==> trial 78: inputs <==
// CPU
module CPU(clk, reset, memory_in, memory_addr, memory_out, memory_write);
clock: 11.0 ns
lec_check: 0
abc_area: 1
cap_margin: 0
cell_pad_in_sites_global_placement: 0
core_margin: 2
core_utilization: 72
gpl_timing_driven: 1
setup_slack_margin: 2.25
slew_margin: 20
tns_end_percent: 35
run.sh (not shown) runs the stock make flow with config.mk's settings and CLKGATE_MAP_FILE=.
==> trial 46 (differences from trial 78) <==
ABC_AREA = unset   (was 1)
CAP_MARGIN = 20   (was 0)
CELL_PAD_IN_SITES_GLOBAL_PLACEMENT = unset   (was 0)
CORE_UTILIZATION = 26   (was 72)
GPL_TIMING_DRIVEN = unset   (was 1)
SETUP_SLACK_MARGIN = unset   (was 2.25)
TNS_END_PERCENT = unset   (was 35)
==> flow/constraint.sdc (replaced) <==
create_clock -name core_clock -period 8.47 [get_ports {clk}]
set_input_delay 1.6940 -clock core_clock [delete_from_list [all_inputs] [get_ports {clk}]]
set_output_delay 1.6940 -clock core_clock [all_outputs]
set_load 0.01 [all_outputs]
==> out/summary.txt <==
Clock Buffer Count = 25
tool warnings = 61
fmax = 130 MHz
Simple Share, Synth = 0.115
CP max FO = 9
logic share of the area = 0.505
sequential share of cell area = 0.328
antenna cells = 0
status = complete, no violations
-- figures above: trial 46

==> out/summary.txt <==
status = complete, no violations
tool warnings = 67
fmax = 124 MHz
WL/cell = 27.2 um
logic share of the area = 0.498
Simple Share, Synth = 0.186
sequential share of cell area = 0.335
antenna cells = 2
-- figures above: trial 78



==> inputs of nickel <==
CPU again, from the RTL that the note above started with.
clock: 1.53 ns
lec_check: 0
abc_area: 1
cap_margin: 20
core_aspect_ratio: 0.88
core_margin: 2
core_utilization: 72
cts_cluster_diameter: 94
cts_cluster_size: 86
place_density: 0.37
setup_slack_margin: 0.39
slew_margin: 20
==> inputs of quartz, as changes to nickel <==
ABC_AREA = default   (was 1)
CORE_ASPECT_RATIO = default   (was 0.88)
CORE_UTILIZATION = 66   (was 72)
CTS_CLUSTER_DIAMETER = default   (was 94)
CTS_CLUSTER_SIZE = default   (was 86)
MAX_ROUTING_LAYER = met4   (was default)
PLACE_DENSITY = default   (was 0.37)
PLACE_DENSITY_LB_ADDON = 0.01   (was default)
SETUP_SLACK_MARGIN = 1.87   (was 0.39)
TNS_END_PERCENT = 5   (was default)
==> flow/constraint.sdc (replaced) <==
create_clock -name core_clock -period 6.29 [get_ports {clk}]
set_input_delay 1.2580 -clock core_clock [delete_from_list [all_inputs] [get_ports {clk}]]
set_output_delay 1.2580 -clock core_clock [all_outputs]
set_load 0.01 [all_outputs]
==> inputs of indigo, as changes to nickel <==
CAP_MARGIN = 0   (was 20)
CELL_PAD_IN_SITES_GLOBAL_PLACEMENT = 0   (was default)
CORE_ASPECT_RATIO = default   (was 0.88)
CTS_CLUSTER_DIAMETER = default   (was 94)
CTS_CLUSTER_SIZE = default   (was 86)
GPL_TIMING_DRIVEN = 1   (was default)
PLACE_DENSITY = default   (was 0.37)
SETUP_SLACK_MARGIN = 2.22   (was 0.39)
TNS_END_PERCENT = 35   (was default)
==> flow/constraint.sdc (replaced) <==
create_clock -name core_clock -period 11.0 [get_ports {clk}]
set_input_delay 2.2000 -clock core_clock [delete_from_list [all_inputs] [get_ports {clk}]]
set_output_delay 2.2000 -clock core_clock [all_outputs]
set_load 0.01 [all_outputs]
==> results <==
- nickel stopped in 4_1_cts. quartz finished but failed the layout checks on negative setup slack. indigo finished clean.
- In indigo the worst setup slack is higher than in quartz, by 3.5 ns.
- In nickel the area after synthesis is larger than in quartz, by about 3%.
- In indigo the core utilization is higher than in quartz, by 1.9 points.
- Between indigo and quartz, the lower first-iteration DRC count is in quartz (gap about 54%, measured against quartz).
- Synthesized cell count: quartz is smaller than indigo (about 25%).


==> run R: inputs <==
CPU again, from the RTL that the note above started with.
clock: 5.85 ns
lec_check: 0
cap_margin: 20
cell_pad_in_sites_detail_placement: 2
cell_pad_in_sites_global_placement: 0
core_aspect_ratio: 1.34
core_margin: 4
core_utilization: 52
cts_cluster_size: 74
gpl_routability_driven: 1
gpl_timing_driven: 1
hold_slack_margin: 0.14
min_routing_layer: met1
place_density_lb_addon: 0.05
setup_slack_margin: 0.47
slew_margin: 5
tns_end_percent: 85
==> inputs of run M, as changes to run R <==
==> flow/config.mk (replaced) <==
export PLATFORM = sky130hd
export DESIGN_NAME = CPU
export DESIGN_NICKNAME = CPU
export VERILOG_FILES = /design/flow/design.v
export SDC_FILE = /design/flow/constraint.sdc
export NUM_CORES = 4
export LEC_CHECK = 0
export ABC_AREA = 1
export CAP_MARGIN = 20
export CELL_PAD_IN_SITES_GLOBAL_PLACEMENT = 0
export CORE_MARGIN = 2
export CORE_UTILIZATION = 72
export GPL_TIMING_DRIVEN = 1
export HOLD_SLACK_MARGIN = 0.29
export SETUP_SLACK_MARGIN = 2.3
export SLEW_MARGIN = 20
export TNS_END_PERCENT = 35
==> flow/constraint.sdc (replaced) <==
create_clock -name core_clock -period 11.0 [get_ports {clk}]
set_input_delay 2.2000 -clock core_clock [delete_from_list [all_inputs] [get_ports {clk}]]
set_output_delay 2.2000 -clock core_clock [all_outputs]
set_load 0.01 [all_outputs]
==> results <==
	run M	run R
Global placer's final weighted congestion	1.07	0.981
Die span in y	161 µm	219 µm
Top cell area share	35.4%	36.4%
Area fraction in full adders, half adders and majority gates	16.2%	16.8%
Post-synthesis cell type with the largest instance count	sky130_fd_sc_hd__nand2_1	sky130_fd_sc_hd__edfxtp_1
Total die size	26100 µm²	36300 µm²
Part of the Yosys area used for sequential elements	36.2%	37.3%
Unique masters post-synth	64	73
Run status	complete, no violations	stopped before the end
Failing step	-	detailed placement
Yosys simple share	18.6%	11.5%
Mapped Cells	2168	1617
Area share of and-or/or-and cells after synthesis	17.6%	11.4%
DIE WIDTH	161 µm	166 µm
Cells in synth_stat.txt	2168	1617
Chip area estimate from yosys synthesis	17800 µm²	17300 µm²
Core box area	24300 µm²	32900 µm²
Post-Syn Area per Cell	8.23 µm²	10.7 µm²
Fraction of synthesized cell area in xor and xnor cells	1.08%	3.47%


==> inputs of job 2176 <==
Starting RTL as in the previous note.
// CPU
module CPU(clk, reset, memory_in, memory_addr, memory_out, memory_write);
	parameter WORD_SIZE = 16, ALU_OP_SIZE = 3, REG_ADDR_SIZE = 3;
	input clk, reset;
	input [WORD_SIZE-1:0] memory_in;
	output [WORD_SIZE-1:0] memory_addr, memory_out;
	output memory_write;
	wire mem_out_mux;
	wire [1:0] ALU_in2_mux, PC_mux, memory_addr_mux, data_in_mux;
	wire reg_buff1_write, reg_buff2_write, status_reg_write, ALU_out_write;
	wire reg_write, PC_write, IR_write;
	wire [4:0] opcode;
	wire [WORD_SIZE-1:0] status_reg;
	control_unit control_unit(clk, reset, ALU_in2_mux, mem_out_mux, PC_mux, memory_addr_mux, data_in_mux,
					 reg_buff1_write, reg_buff2_write, status_reg_write, ALU_out_write,
					 reg_write, PC_write, IR_write, memory_write, opcode, status_reg);
	datapath datapath(clk, ALU_in2_mux, mem_out_mux, PC_mux, memory_addr_mux, data_in_mux,
				reg_buff1_write, reg_buff2_write, status_reg_write, ALU_out_write,
				reg_write, PC_write, IR_write,
				memory_in, memory_addr, memory_out,
				opcode, status_reg);
endmodule
export LEC_CHECK = 0
export CAP_MARGIN = 20
export CELL_PAD_IN_SITES_DETAIL_PLACEMENT = 2
export CELL_PAD_IN_SITES_GLOBAL_PLACEMENT = 0
export CORE_MARGIN = 4
export CORE_UTILIZATION = 52
export CTS_CLUSTER_SIZE = 74
export GPL_ROUTABILITY_DRIVEN = 0
export GPL_TIMING_DRIVEN = 0
export HOLD_SLACK_MARGIN = 0.14
export MIN_ROUTING_LAYER = met2
export PLACE_DENSITY_LB_ADDON = 0.05
export SETUP_SLACK_MARGIN = 0.47
export SLEW_MARGIN = 5
export TNS_END_PERCENT = 35
create_clock -name core_clock -period 11.7 [get_ports {clk}]
==> job 9426: changes against job 2176 <==
- CELL_PAD_IN_SITES_DETAIL_PLACEMENT: 2 -> default
- CELL_PAD_IN_SITES_GLOBAL_PLACEMENT: 0 -> default
- CORE_MARGIN: 4 -> 2
- CORE_UTILIZATION: 52 -> 40
- CTS_CLUSTER_SIZE: 74 -> default
- GPL_ROUTABILITY_DRIVEN: 0 -> default
- GPL_TIMING_DRIVEN: 0 -> default
- HOLD_SLACK_MARGIN: 0.14 -> default
- MIN_ROUTING_LAYER: met2 -> default
- PLACE_DENSITY_LB_ADDON: 0.05 -> default
- SETUP_SLACK_MARGIN: 0.47 -> default
- SLEW_MARGIN: 5 -> 20
- TNS_END_PERCENT: 35 -> default
==> flow/constraint.sdc (replaced) <==
create_clock -name core_clock -period 7.47 [get_ports {clk}]
set_input_delay 1.4940 -clock core_clock [delete_from_list [all_inputs] [get_ports {clk}]]
set_output_delay 1.4940 -clock core_clock [all_outputs]
set_load 0.01 [all_outputs]
==> results_tabular.tex <==
% Table of physical implementation metrics
\begin{tabular}{lr}
\hline
Metric & Value \\
\hline
\multicolumn{2}{l}{\textbf{Run status}} \\
\quad Run status & timing/DRC/antenna clean \\
\multicolumn{2}{l}{\textbf{Placement}} \\
\quad Placed Cells & 2237 \\
\quad Detailed placement HPWL & roughly 45 mm \\
\multicolumn{2}{l}{\textbf{Floorplanning}} \\
\quad Initial Util & 0.403 \\
\quad Core region area & between 40000 and 50000 um\^{}2 \\
\hline
\end{tabular}
-- figures above: job 9426

==> results_tabular.tex <==
% Generated from flow reports
\begin{tabular}{lr}
\hline
Metric & Value \\
\hline
\multicolumn{2}{l}{\textbf{Run status}} \\
\quad Run status & stopped before the end \\
\quad Stage at which the run stopped & 4\_1\_cts \\
\quad First error line in the log & [ERROR DPL-0033] detailed placement checks failed during check placement. \\
\multicolumn{2}{l}{\textbf{Floorplanning}} \\
\quad Chip Footprint & 36300 um\^{}2 \\
\quad Core region area & between 30000 and 40000 um\^{}2 \\
\quad Initial Util & 0.529 \\
\multicolumn{2}{l}{\textbf{Placement}} \\
\quad Placed Cells & between 2000 and 2500 \\
\quad Detailed placement HPWL & roughly 63 mm \\
\hline
\end{tabular}
-- figures above: job 2176

